Setup of run 1:
// axis_matmul2x2
module axis_matmul2x2(
    input                       clk             ,
    input                       rst             ,
    input                       s_axis_tvalid   ,
    input     [31 : 0]          s_axis_tdata    ,
    input                       s_axis_tlast    ,
    output                      s_axis_tready   ,
    output                      m_axis_tvalid   ,
    output    [31 : 0]          m_axis_tdata    ,
    output                      m_axis_tlast    ,
    input                       m_axis_tready   
);
clock: 6.48 ns
lec_check: 0
abc_area: 1
cap_margin: 20
core_aspect_ratio: 1.29
core_margin: 7
core_utilization: 52
cts_cluster_diameter: 57
cts_cluster_size: 35
hold_slack_margin: 0.07
slew_margin: 10
run.sh (not shown) runs the stock make flow with config.mk's settings and CLKGATE_MAP_FILE=.
#### Input delta (run 2 over run 1)
-- flow/config.mk --
<<< run 1, line 7
export LEC_CHECK = 0
export ABC_AREA = 1
export CAP_MARGIN = 20
export CORE_ASPECT_RATIO = 1.29
>>> run 2, line 7
export LEC_CHECK = 0
export ABC_AREA = 0
export CAP_MARGIN = 20
export CELL_PAD_IN_SITES_GLOBAL_PLACEMENT = 3
export CORE_ASPECT_RATIO = 1.29
<<< run 1, line 15
export HOLD_SLACK_MARGIN = 0.07
export SLEW_MARGIN = 10
>>> run 2, line 16
export HOLD_SLACK_MARGIN = 0.07
export SETUP_SLACK_MARGIN = -0.44
export SLEW_MARGIN = 10
Findings:
The log for run 2 ends in global placement without I/O with error GPL-0301, so the run never completed.
Looking at area share of xor/xnor cells in the synthesized design, run 2 sits 2.2 points above run 1.
From run 1 to run 2 the numbers moved as follows: floorplan net count shrank by 201; synthesized area +2.4%.
> inputs changed (run 2 -> run 3)
==> flow/config.mk <==
export PLATFORM = sky130hd
export DESIGN_NAME = axis_matmul2x2
export DESIGN_NICKNAME = axis_matmul2x2
export VERILOG_FILES = /design/flow/design.v
export SDC_FILE = /design/flow/constraint.sdc
export NUM_CORES = 4
export LEC_CHECK = 0
export CAP_MARGIN = 20
export CORE_MARGIN = 2
export CORE_UTILIZATION = 40
export SLEW_MARGIN = 20
==> flow/constraint.sdc <==
create_clock -name core_clock -period 7.65 [get_ports {clk}]
set_input_delay 1.5300 -clock core_clock [delete_from_list [all_inputs] [get_ports {clk}]]
set_output_delay 1.5300 -clock core_clock [all_outputs]
set_load 0.01 [all_outputs]
--- outcome ---
The flow did not stop early for run 3: all stages ran, and the layout cleared the timing, DRC and antenna checks.
Die area ends up higher on run 3.
Run 3 against run 2: chip area in the Yosys report stayed essentially flat, synthesized area divided by synthesized cell count stayed essentially flat.
Delta (run 3 minus run 2): synthesized area flat, chip height went down by 4.6%, standard-cell row count has increased.
The inputs of run 4 differ from those of run 3 as listed below.
-- flow/config.mk --
<<< run 3, line 9
export CORE_MARGIN = 2
export CORE_UTILIZATION = 40
export SLEW_MARGIN = 20
>>> run 4, line 9
export CORE_MARGIN = 2
export CORE_UTILIZATION = 58
export SLEW_MARGIN = 20
==> flow/constraint.sdc <==
create_clock -name core_clock -period 4.11 [get_ports {clk}]
set_input_delay 0.8220 -clock core_clock [delete_from_list [all_inputs] [get_ports {clk}]]
set_output_delay 0.8220 -clock core_clock [all_outputs]
set_load 0.01 [all_outputs]
Findings:
Run 3 → run 4: clock-buffer cell count +7.0%; final cycle utilization of the critical path +62 points.
Taking run 3 as the reference, in run 4 overall die area went down, sequential cell area in the final layout went up.
Data-path buffer share of cell area in the final layout was higher in the run labelled run 4.
Looking only at area taken by multi-input logic gates, and setting everything else aside, the lower value of run 3 and run 4 goes to run 3.
Re required time of the critical path: run 3 was higher than run 4.
Of run 3 and run 4, just one finished clean: run 3.
Run 4 had finished all stages when the layout checks came back failing, citing setup timing.
[run 4 vs run 3] combinational fraction of design power: higher in run 4
Against run 3 as the reference, run 4 delivers a higher final hold slack.
Sort run 3 and run 4 by final cell count, descending, and run 3 comes first.
Run 4 has count of cells resized by post-cts repair above what run 3 had.
Input changes introduced in run 5 (baseline for comparison: run 4):
-- flow/config.mk --
<<< run 4, line 9
export CORE_MARGIN = 2
export CORE_UTILIZATION = 58
export SLEW_MARGIN = 20
>>> run 5, line 9
export CORE_MARGIN = 2
export CORE_UTILIZATION = 40
export SETUP_SLACK_MARGIN = 1.08
export SLEW_MARGIN = 20
==> flow/constraint.sdc <==
create_clock -name core_clock -period 7.16 [get_ports {clk}]
set_input_delay 1.4320 -clock core_clock [delete_from_list [all_inputs] [get_ports {clk}]]
set_output_delay 1.4320 -clock core_clock [all_outputs]
set_load 0.01 [all_outputs]
- Run 5 finished end to end and its layout was clean on timing, DRC and antenna.
- Summary of the comparison: total routing usage reported by global routing is lower in run 5, relative to run 4.
- Delta (run 5 minus run 4): area of the multi-input gates fell 30 µm², proportion of power drawn by the clock network moved up, worst hold slack after final layout down 0.0098 ns, measured slew at the worst slew-check pin climbed 0.073 ns, routed wire length decreased 4.2%.
- Run 5 vs. run 4: final area closely matched the old numbers, site row count went up.

* * *

tundra:
axis_matmul2x2 again, from the RTL that the note above started with.
## axis_matmul2x2
module axis_matmul2x2(
    input                       clk             ,
    input                       rst             ,
    input                       s_axis_tvalid   ,
    input     [31 : 0]          s_axis_tdata    ,
    input                       s_axis_tlast    ,
    output                      s_axis_tready   ,
    output                      m_axis_tvalid   ,
    output    [31 : 0]          m_axis_tdata    ,
    output                      m_axis_tlast    ,
    input                       m_axis_tready   
);
    wire [3:0]  io_in_a_0;
    wire [3:0]  io_in_a_1;
    wire [3:0]  io_in_b_0;
    wire [3:0]  io_in_b_1;
    wire [15:0] io_out_c_0;
    wire [15:0] io_out_c_1;
    assign io_in_a_0 = s_axis_tdata[00+:4];
    assign io_in_a_1 = s_axis_tdata[08+:4];
    assign io_in_b_0 = s_axis_tdata[16+:4];
    assign io_in_b_1 = s_axis_tdata[24+:4];
    assign m_axis_tdata = {io_out_c_1,io_out_c_0};
    assign m_axis_tlast = m_axis_tvalid;
    top u_top(
        .clock        (clk              ),
        .reset        (rst              ),
        .io_in_valid  (s_axis_tvalid    ),
        .io_out_ready (s_axis_tready    ),
  ...
make LEC_CHECK=0 CAP_MARGIN=30 CELL_PAD_IN_SITES_DETAIL_PLACEMENT=2 CELL_PAD_IN_SITES_GLOBAL_PLACEMENT=0 CORE_MARGIN=2 CORE_UTILIZATION=27 CTS_CLUSTER_DIAMETER=307 GPL_ROUTABILITY_DRIVEN=1 MAX_ROUTING_LAYER=met4 MIN_ROUTING_LAYER=met2 PLACE_DENSITY_LB_ADDON=0.02 SETUP_SLACK_MARGIN=2.55 SLEW_MARGIN=25 TNS_END_PERCENT=95 finish   # period 10.7 ns
The following lists how violet was set up differently from tundra:
==> flow/config.mk <==
export PLATFORM = sky130hd
export DESIGN_NAME = axis_matmul2x2
export DESIGN_NICKNAME = axis_matmul2x2
export VERILOG_FILES = /design/flow/design.v
export SDC_FILE = /design/flow/constraint.sdc
export NUM_CORES = 4
export LEC_CHECK = 0
export CAP_MARGIN = 20
export CORE_MARGIN = 2
export CORE_UTILIZATION = 40
export SLEW_MARGIN = 20
==> flow/constraint.sdc <==
create_clock -name core_clock -period 7.16 [get_ports {clk}]
set_input_delay 1.4320 -clock core_clock [delete_from_list [all_inputs] [get_ports {clk}]]
set_output_delay 1.4320 -clock core_clock [all_outputs]
set_load 0.01 [all_outputs]
Notes after the runs:
Cmp violet and tundra / fraction of area in registers / lower: tundra. Delta(wire length, violet - tundra) < 0. Met2 wire length (lower): violet. Instance count after placement with tap cells included down about 10% in violet wrt tundra. tundra vs violet, largest power group: the clock network vs registers. Destination of the critical timing path = u_top.sa.sa_1_1.c_reg[15]$_SDFF_PP0_: violet; destination of the critical timing path = u_top.sa.sa_1_0.c_reg[15]$_SDFF_PP0_: tundra.
Input changes introduced in ember (baseline for comparison: violet):
diff --git a/flow/config.mk b/flow/config.mk
--- a/flow/config.mk
+++ b/flow/config.mk
@@ -10 +10 @@
-export CORE_UTILIZATION = 40
+export CORE_UTILIZATION = 68
==> flow/constraint.sdc <==
create_clock -name core_clock -period 5.81 [get_ports {clk}]
set_input_delay 1.1620 -clock core_clock [delete_from_list [all_inputs] [get_ports {clk}]]
set_output_delay 1.1620 -clock core_clock [all_outputs]
set_load 0.01 [all_outputs]
--- outcome ---
- Of violet and ember, just one finished clean: violet.
- ember: complete, dirty (setup timing)
- Re relative contribution of the clock network to total power: ember is 2.2 points down on violet.
- violet → ember: worst hold slack saw little to no change; combinational share of power saw an increase; total vias in the final route saw an increase.
- ember ended up with u_top.sa.sa_1_0.c_reg[15]$_SDFF_PP0_ as its end point of the critical path; violet ended up with u_top.sa.sa_1_1.c_reg[15]$_SDFF_PP0_.
- Total power: ember vs violet up 0.92 mW
- When ember is measured against violet, its overall routing resource usage turns out 10 points higher.
Edits applied to the flow inputs when going from ember to zinc:
diff --git a/flow/config.mk b/flow/config.mk
--- a/flow/config.mk
+++ b/flow/config.mk
@@ -10 +10 @@
-export CORE_UTILIZATION = 68
+export CORE_UTILIZATION = 65
==> flow/constraint.sdc <==
create_clock -name core_clock -period 3.98 [get_ports {clk}]
set_input_delay 0.7960 -clock core_clock [delete_from_list [all_inputs] [get_ports {clk}]]
set_output_delay 0.7960 -clock core_clock [all_outputs]
set_load 0.01 [all_outputs]
[summary]
zinc finished all stages; layout check result: FAIL, due to setup timing.
Run comparison: ember origin of the worst setup path u_top.sa.sa_1_0.mac.mul.pp_generator.pp_0[2]$_SDFF_PP0_; zinc origin of the worst setup path u_top.sa.sa_1_0.mac.mul.pp_generator.pp_1[0]$_SDFF_PP0_
Compared to ember, zinc has share of power burned in combinational logic 0.5 points lower.
Final period utilization (higher): zinc
Number of clock buffers in the layout sits lower in zinc than in ember.
Changes observed in zinc relative to ember: core utilization -2.0 points, number of global-route vias before repair now sits lower.
Row clock power share: zinc higher / ember lower
Cell depth of the worst flop-to-flop path: zinc and ember compared, higher one is ember
### zinc -> garnet
diff --git a/flow/config.mk b/flow/config.mk
--- a/flow/config.mk
+++ b/flow/config.mk
@@ -7,0 +8 @@
+export ABC_AREA = 1
@@ -10 +11,5 @@
-export CORE_UTILIZATION = 65
+export CORE_UTILIZATION = 72
+export CTS_CLUSTER_SIZE = 15
+export HOLD_SLACK_MARGIN = 0.29
+export PLACE_DENSITY = 0.73
+export SETUP_SLACK_MARGIN = 0.22
## What came out
- garnet finished all stages; layout check result: FAIL, due to setup timing.
- Comparing critical path depth for zinc and garnet, the smaller number came from garnet.
- In the tables for zinc and garnet, share of the clock period used by the worst path reads higher with garnet.
- The higher chip area in the Yosys report of zinc and garnet is in zinc.
- Of zinc and garnet, the higher worst setup margin belongs to zinc.
- Between zinc and garnet, hold slack decreased.
Power is estimated from default activity; no workload was simulated.
